==> ember <==
==> flow/design.v <==
`timescale 1ns/100ps
module mult(
	input 			clk,				
	input 			rst_n,				
	input 			pipe_flush,				
	input 	[63:0] 	a,				
	input 	[63:0] 	b,				
	output 	[63:0] 	result				
);
	wire [63:0] result_tmp;
	reg [63:0] pipe_reg_0;
	reg [63:0] pipe_reg_1;
	assign result_tmp = a*b;
	assign result = pipe_reg_1;
	always@(posedge clk or negedge rst_n) begin
		if(~rst_n) begin
			pipe_reg_0 <= 0;
			pipe_reg_1 <= 0;
		end
		else if(pipe_flush) begin
			pipe_reg_0 <= 0;
			pipe_reg_1 <= 0;
		end
		else begin
			pipe_reg_0 <= result_tmp;
			pipe_reg_1 <= pipe_reg_0;
		end
	end
endmodule  
`timescale 1ns/100ps
module mult_top(
	input 							clk, 
	input							rst_n,
	input							pipe_flush,
	input 			[32-1:0] 	mcand,
	input 			[32-1:0] 	mplier,
	input 			[4:0]	 		func,
	output logic 	[32-1:0] 	result
);
	localparam [4:0] ALU_ADD    = 5'h00;
	localparam [4:0] ALU_MUL    = 5'h0a;
	localparam [4:0] ALU_MULH   = 5'h0b;
	localparam [4:0] ALU_MULHSU = 5'h0c;
	localparam [4:0] ALU_MULHU  = 5'h0d;
	logic [32-1:0] mcand_in, mplier_in;
    logic signed [32-1:0] signed_mcand_in, signed_mplier_in;
    logic [2*32-1:0] product_out;
	logic signed [2*32-1:0] signed_product_out;
	logic [4:0] func_d0;
	logic [4:0] func_d1;
	assign mcand_in = mcand;
    assign mplier_in = mplier;
    assign signed_mcand_in = mcand;
    assign signed_mplier_in = mplier;
	always@(posedge clk or negedge rst_n) begin 
		if(~rst_n)begin 
			func_d0 <= ALU_ADD;
			func_d1 <= ALU_ADD;
		end
		else if(pipe_flush)begin
			func_d0 <= ALU_ADD;
			func_d1 <= ALU_ADD;
		end
		else begin
			func_d0 <= func;
			func_d1 <= func_d0;
		end
	end
    always_comb begin
        case(func_d1)
            ALU_MUL:	begin
            	result = signed_product_out[32-1:0];
            end    
            ALU_MULH:	begin
            	result = signed_product_out[2*32-1:32];
            end   
            ALU_MULHSU:	begin
            	result = product_out[2*32-1:32];
            end
            ALU_MULHU:	begin
            	result = product_out[2*32-1:32];
            end  
            default:	begin
            	result = 32'hfacebeec;   
            end    
        endcase
    end
	mult u_mult_signed(
		.clk(clk),
		.rst_n(rst_n),
		.pipe_flush(pipe_flush),
		.a({{32{signed_mcand_in[31]}},signed_mcand_in}),
		.b({{32{signed_mplier_in[31]}},signed_mplier_in}),
		.result(signed_product_out)
	);
	mult u_mult_unsigned(
		.clk(clk),
		.rst_n(rst_n),
		.pipe_flush(pipe_flush),
		.a({{32{mcand_in[31] & (func == ALU_MULHSU)}},mcand_in}),
		.b({32'b0,mplier_in}),
		.result(product_out)
	);
endmodule
==> flow/run.sh <==
#!/bin/bash
# the make line also repeats each setting of config.mk as NAME=value (left out here)
make -C /OpenROAD-flow-scripts/flow DESIGN_CONFIG=/design/flow/config.mk WORK_HOME=/design/flow/orfs CLKGATE_MAP_FILE= finish
==> flow/config.mk <==
export PLATFORM = sky130hd
export DESIGN_NAME = mult_top
export DESIGN_NICKNAME = mult_top
export VERILOG_FILES = /design/flow/design.v
export SDC_FILE = /design/flow/constraint.sdc
export NUM_CORES = 4
export LEC_CHECK = 0
export CAP_MARGIN = 20
export CORE_MARGIN = 2
export CORE_UTILIZATION = 72
export MAX_ROUTING_LAYER = met4
export PLACE_DENSITY_LB_ADDON = 0.01
export SETUP_SLACK_MARGIN = 2.59
export SLEW_MARGIN = 20
==> flow/constraint.sdc <==
create_clock -name core_clock -period 8.69 [get_ports {clk}]
set_input_delay 1.7380 -clock core_clock [delete_from_list [all_inputs] [get_ports {clk}]]
set_output_delay 1.7380 -clock core_clock [all_outputs]
set_load 0.01 [all_outputs]
==> violet: changes against ember <==
- SETUP_SLACK_MARGIN: 2.59 -> not set
==> flow/constraint.sdc (replaced) <==
create_clock -name core_clock -period 10.5 [get_ports {clk}]
set_input_delay 2.1000 -clock core_clock [delete_from_list [all_inputs] [get_ports {clk}]]
set_output_delay 2.1000 -clock core_clock [all_outputs]
set_load 0.01 [all_outputs]
==> nickel: changes against ember <==
- CORE_UTILIZATION: 72 -> 59
- MAX_ROUTING_LAYER: met4 -> not set
- PLACE_DENSITY_LB_ADDON: 0.01 -> not set
- SETUP_SLACK_MARGIN: 2.59 -> not set
==> flow/constraint.sdc (replaced) <==
create_clock -name core_clock -period 12.2 [get_ports {clk}]
set_input_delay 2.4400 -clock core_clock [delete_from_list [all_inputs] [get_ports {clk}]]
set_output_delay 2.4400 -clock core_clock [all_outputs]
set_load 0.01 [all_outputs]
==> garnet: changes against ember <==
- CAP_MARGIN: 20 -> 25
- CORE_UTILIZATION: 72 -> 68
- CTS_CLUSTER_SIZE: not set -> 37
- PLACE_DENSITY: not set -> 0.66
- PLACE_DENSITY_LB_ADDON: 0.01 -> not set
- SETUP_SLACK_MARGIN: 2.59 -> not set
==> flow/constraint.sdc (replaced) <==
create_clock -name core_clock -period 8.84 [get_ports {clk}]
set_input_delay 1.7680 -clock core_clock [delete_from_list [all_inputs] [get_ports {clk}]]
set_output_delay 1.7680 -clock core_clock [all_outputs]
set_load 0.01 [all_outputs]
==> comparison <==
violet finished with timing, DRC and antenna clean. ember aborted during global routing (5_1_grt) on GRT-0116. garnet produced a layout that fails on negative setup slack. nickel passed the timing, design-rule and antenna checks.
In synthesized area, violet and nickel do not differ.
Between garnet and violet, the lower clock-buffer cell count is in violet (gap 3).
Worst hold slack, highest first: garnet, nickel, violet.
Of violet and garnet, garnet has the higher first-iteration DRC count (gap 27%, measured against garnet).
In flip-flop count, garnet and nickel do not differ.
Worst setup slack: garnet < violet < nickel.

==> inputs of exp/xenon <==
Starts from the design.v that is shown in full above.
Settings: LEC_CHECK=0, CAP_MARGIN=20, CORE_MARGIN=2, CORE_UTILIZATION=72, CTS_CLUSTER_SIZE=100, SLEW_MARGIN=20, TNS_END_PERCENT=45; clock period 7.34 ns.
run.sh (not shown) runs the stock make flow with config.mk's settings and CLKGATE_MAP_FILE=.
==> inputs of exp/willow, as changes to exp/xenon <==
==> flow/config.mk (replaced) <==
export PLATFORM = sky130hd
export DESIGN_NAME = mult_top
export DESIGN_NICKNAME = mult_top
export VERILOG_FILES = /design/flow/design.v
export SDC_FILE = /design/flow/constraint.sdc
export NUM_CORES = 4
export LEC_CHECK = 0
export CAP_MARGIN = 20
export CELL_PAD_IN_SITES_DETAIL_PLACEMENT = 2
export CORE_MARGIN = 10
export CORE_UTILIZATION = 40
export CTS_CLUSTER_DIAMETER = 125
export CTS_CLUSTER_SIZE = 57
export GPL_ROUTABILITY_DRIVEN = 0
export MAX_ROUTING_LAYER = met4
export MIN_ROUTING_LAYER = met2
export SLEW_MARGIN = 15
export TNS_END_PERCENT = 10
==> flow/constraint.sdc (replaced) <==
create_clock -name core_clock -period 13.0 [get_ports {clk}]
set_input_delay 2.6000 -clock core_clock [delete_from_list [all_inputs] [get_ports {clk}]]
set_output_delay 2.6000 -clock core_clock [all_outputs]
set_load 0.01 [all_outputs]
==> qor summary <==
                                                                          exp/willow                   exp/xenon
Setup repair bufs after CTS                                                        0                         179
Detailed Place HPWL                                                        314000 um                   194000 um
Count of instances resized after the clock tree is built                           1                         878
Clk sink count                                                                   202                         202
Deepest level of the CTS H-tree                                                    1                           1
Core area                                                                187000 um^2                 104000 um^2
Number of standard-cell rows in the floorplan                                    159                         118
Root buffer selected by CTS                               sky130_fd_sc_hd__clkbuf_16  sky130_fd_sc_hd__clkbuf_16
Number of placed instances, taps included                                      10000                       10000
Distinct cell type count of the synthesized netlist                               76                          76
Setup WS pre-CTS                                                           -0.551 ns                    -2.51 ns
Share of the synthesized area in the top cell type                             57.3%                       57.3%
Area of the chip                                                         206000 um^2                 107000 um^2
Outcome                                                       stopped before the end      stopped before the end
Stage where the flow stopped                                global routing (5_1_grt)    global routing (5_1_grt)
FP Core Util                                                                   40.1%                       72.6%
Cells after Synth                                                               7586                        7586
Dpl cell area                                                             79100 um^2                  88000 um^2
Number of CTS-inserted buffers                                                     7                          19
Number of buffers added to fix hold violations after cts                           0                           0
Cell with the most instances after synthesis                  sky130_fd_sc_hd__inv_1      sky130_fd_sc_hd__inv_1
Die boundary width                                                            454 um                      327 um
Die boundary height                                                           454 um                      327 um

==> run a <==
RTL: the design.v shown in full above, as it stands there.
make LEC_CHECK=0 CAP_MARGIN=20 CORE_MARGIN=2 CORE_UTILIZATION=68 CTS_CLUSTER_SIZE=37 MAX_ROUTING_LAYER=met4 SLEW_MARGIN=20 finish   # period 8.84 ns
==> run b (differences from run a) <==
- CORE_UTILIZATION: 68 -> 72
- CTS_CLUSTER_SIZE: 37 -> not set
- PLACE_DENSITY_LB_ADDON: not set -> 0.01
==> run c (differences from run a) <==
- CTS_CLUSTER_SIZE: 37 -> not set
- MAX_ROUTING_LAYER: met4 -> not set
- SETUP_SLACK_MARGIN: not set -> -0.25
==> flow/constraint.sdc (replaced) <==
create_clock -name core_clock -period 8.68 [get_ports {clk}]
set_input_delay 1.7360 -clock core_clock [delete_from_list [all_inputs] [get_ports {clk}]]
set_output_delay 1.7360 -clock core_clock [all_outputs]
set_load 0.01 [all_outputs]
==> flow_summary_export.csv <==
group,metric,value,unit
status,status,"failed layout checks",
status,failed_checks,"setup timing",
timing,finalSetupViolCount,62,
routing,first_pass_iters,17,
routing,drt-met1-wl,84.2,mm
place,placed_cell_area,87100,um2
timing,worst_slack,-1.52,ns
min_path,min_path_cells,1,
min_path,min_from,"u_mult_signed.pipe_reg_0[62]",
clock_tree,cts_buffers,20,
the above is filed under run a

==> flow_summary_export.csv <==
group,metric,value,unit
status,status,"failed layout checks",
status,failed_checks,"setup timing",
timing,finalSetupViolCount,50,
clock_tree,cts_buffers,19,
cells_and_area,nClkBuffers,20,
floorplan,fp-row-count,122,
routing,drt-met1-wl,80.7,mm
setup_path,worstSetupEndpoint,"u_mult_unsigned.pipe_reg_0[61]",
timing,worst_slack,-0.589,ns
min_path,min_from,"func_d0[4]",
synthesis,syn_area,75200,um2
the above is filed under run c

==> flow_summary_export.csv <==
group,metric,value,unit
place,placed_cell_area,87100,um2
clock_tree,cts_max_path_buffers,3,
synthesis,yosys_warnings,2,
status,stop_error,"[ERROR GRT-0232] Routing congestion too high. Check the congestion heatmap in the GUI.",
status,status,"did not finish",
synthesis,ys_area,75200,um2
global_route,use_met2,0.907,
status,haltStage,"global routing",
the above is filed under run b

